Design alpacacorn, start of the top module:
module alpacacorn #(
	parameter ADR_WIDTH = 6,
	parameter DATA_WIDTH = 8
)(
	input wire clk_i,
	input wire rst_i,
	input wire [DATA_WIDTH-1:0] data_i,
	output wire [DATA_WIDTH-1:0] data_o,
	output wire [ADR_WIDTH-1:0] adr_o,
	output wire we_o
);
clock: 2.43 ns
lec_check: 0
cap_margin: 20
cell_pad_in_sites_detail_placement: 2
core_margin: 10
core_utilization: 26
cts_cluster_diameter: 197
cts_cluster_size: 48
gpl_timing_driven: 0
hold_slack_margin: 0.18
max_routing_layer: met4
slew_margin: 5
run.sh (not shown) runs the stock make flow with config.mk's settings and CLKGATE_MAP_FILE=.
==> next run, changes <==
Settings changed: CELL_PAD_IN_SITES_DETAIL_PLACEMENT 2 to default, CORE_MARGIN 10 to 2, CORE_UTILIZATION 26 to 40, CTS_CLUSTER_DIAMETER 197 to 376, CTS_CLUSTER_SIZE 48 to default, HOLD_SLACK_MARGIN 0.18 to default, SLEW_MARGIN 5 to 20.
Clock period 2.43 ns to 2.5 ns, I/O delays scaled along.
After rerunning: Sequential power came out lower by 3.3%; synthesized area is unchanged; synthesized cell count is unchanged; first-iteration DRC count came out higher by 45%; total power came out lower by 2.6%; wire length came out lower by 33%; non-clock buffer count does not change; core utilization came out higher by 18 points.
==> next run, changes <==
Settings changed: CTS_CLUSTER_DIAMETER 376 to default, GPL_TIMING_DRIVEN 0 to default, MAX_ROUTING_LAYER met4 to default.
Worst setup slack gets better by 0.034 ns.
Wire length decreases by about 4%.
Clock skew falls by 0.0057 ns.
==> next run, changes <==
Settings changed: CORE_UTILIZATION 40 to 22.
Clock period 2.5 ns to 2.69 ns, I/O delays scaled along.
Clock-buffer cell count grows by 1. Cell area rose slightly. Hold slack is better by 0.0081 ns. Register-to-register slack improves by 0.16 ns. Power is lower by a little under a tenth. Sequential power falls by a few percent. Global-route usage drops by 6.0 points. First-iteration DRC count is higher by a little under a tenth. Fmax is lower slightly. Die area increases by well over a third. Wire length went up by roughly a tenth.
==> next run, changes <==
Settings changed: CORE_UTILIZATION 22 to 68.
Clock period 2.69 ns to 1.24 ns, I/O delays scaled along.
Result: The changed run never finished: it broke off in clock tree synthesis; area after synthesis does not change; synthesized cell count does not change; die area fell by well over a third.
==> next run, changes <==
Settings changed: CORE_UTILIZATION 68 to 40.
Clock period 1.24 ns to 2.17 ns, I/O delays scaled along.
What happened:
- This time the run ran to the end with no violations
- synthesized cell count does not change
- die size rises by well over a third
- synthesized area does not change

---

the previous run:
Starting RTL as in the previous note.
==> flow/design.v (excerpt) <==
module alpacacorn #(
	parameter ADR_WIDTH = 6,
	parameter DATA_WIDTH = 8
)(
	input wire clk_i,
	input wire rst_i,
	input wire [DATA_WIDTH-1:0] data_i,
	output wire [DATA_WIDTH-1:0] data_o,
	output wire [ADR_WIDTH-1:0] adr_o,
	output wire we_o
);
	wire carry_dat_ctr;
	wire [2-1:0] ctr_carrymux_ctr_dat;
	wire ctr_a_reg_en_ctr_dat;
	wire [1-1:0] ctr_marmux_ctr_adr;
	wire ctr_mar_reg_en_ctr_adr;
	wire ctr_pc_reg_en_ctr_adr;
	wire ctr_d_reg_en;
	wire [2-1:0] ctr_aluop_ctr_dat;
	reg [DATA_WIDTH-1:0] d_reg;
	always @(posedge clk_i) begin:seq
		if (rst_i) begin
			d_reg <= 0;
		end else begin
			if (ctr_d_reg_en) begin
				d_reg <= data_i;
			end
		end
	end
	ctr #(
		.ADR_WIDTH(ADR_WIDTH)
	) i_ctr (
		.clk_i(clk_i),
		.rst_i(rst_i),
		.carry_i(carry_dat_ctr),
		.op_i(d_reg[DATA_WIDTH-1:DATA_WIDTH-2]),
		.ctr_marmux_o(ctr_marmux_ctr_adr),
		.ctr_carrymux_o(ctr_carrymux_ctr_dat),
		.ctr_a_reg_en_o(ctr_a_reg_en_ctr_dat),
		.ctr_d_reg_en_o(ctr_d_reg_en),
		.ctr_mar_reg_en_o(ctr_mar_reg_en_ctr_adr),
		.ctr_pc_reg_en_o(ctr_pc_reg_en_ctr_adr),
		.ctr_aluop_o(ctr_aluop_ctr_dat),
		.ctr_we_o(we_o)
	);
	adr #(
		.ADR_WIDTH(ADR_WIDTH)
	) i_adr (
		.clk_i(clk_i),
		.rst_i(rst_i),
		.adr_i(d_reg[ADR_WIDTH-1:0]),
  ...
clock: 2.5 ns
lec_check: 0
cap_margin: 20
core_margin: 2
core_utilization: 40
cts_cluster_diameter: 376
cts_cluster_size: 59
gpl_routability_driven: 0
gpl_timing_driven: 0
max_routing_layer: met4
min_routing_layer: met2
slew_margin: 20
## Diff of input files: the current run against the previous run
Settings: a deleted GPL_TIMING_DRIVEN that had been 0; a deleted GPL_ROUTABILITY_DRIVEN that had been 0; a deleted CTS_CLUSTER_SIZE that had been 59; a deleted MIN_ROUTING_LAYER that had been met2; a deleted CTS_CLUSTER_DIAMETER that had been 376; a deleted MAX_ROUTING_LAYER that had been met4; a change of CORE_UTILIZATION from 40 to 68; a change of the clock period (ns, I/O delays scaled along) from 2.5 to 1.25.
## What came out
- The current run vs the previous run on setup slack at placement: the current run is the lower one.
- Die area is higher on the previous run
- From the current run to the previous run, synthesis area per yosys did not move at all.
- | final HPWL from detailed placement | the current run vs the previous run | worse |
- Run status, the current run: aborted in clock tree synthesis, error DPL-0038
Power and IR drop assume default switching activity.
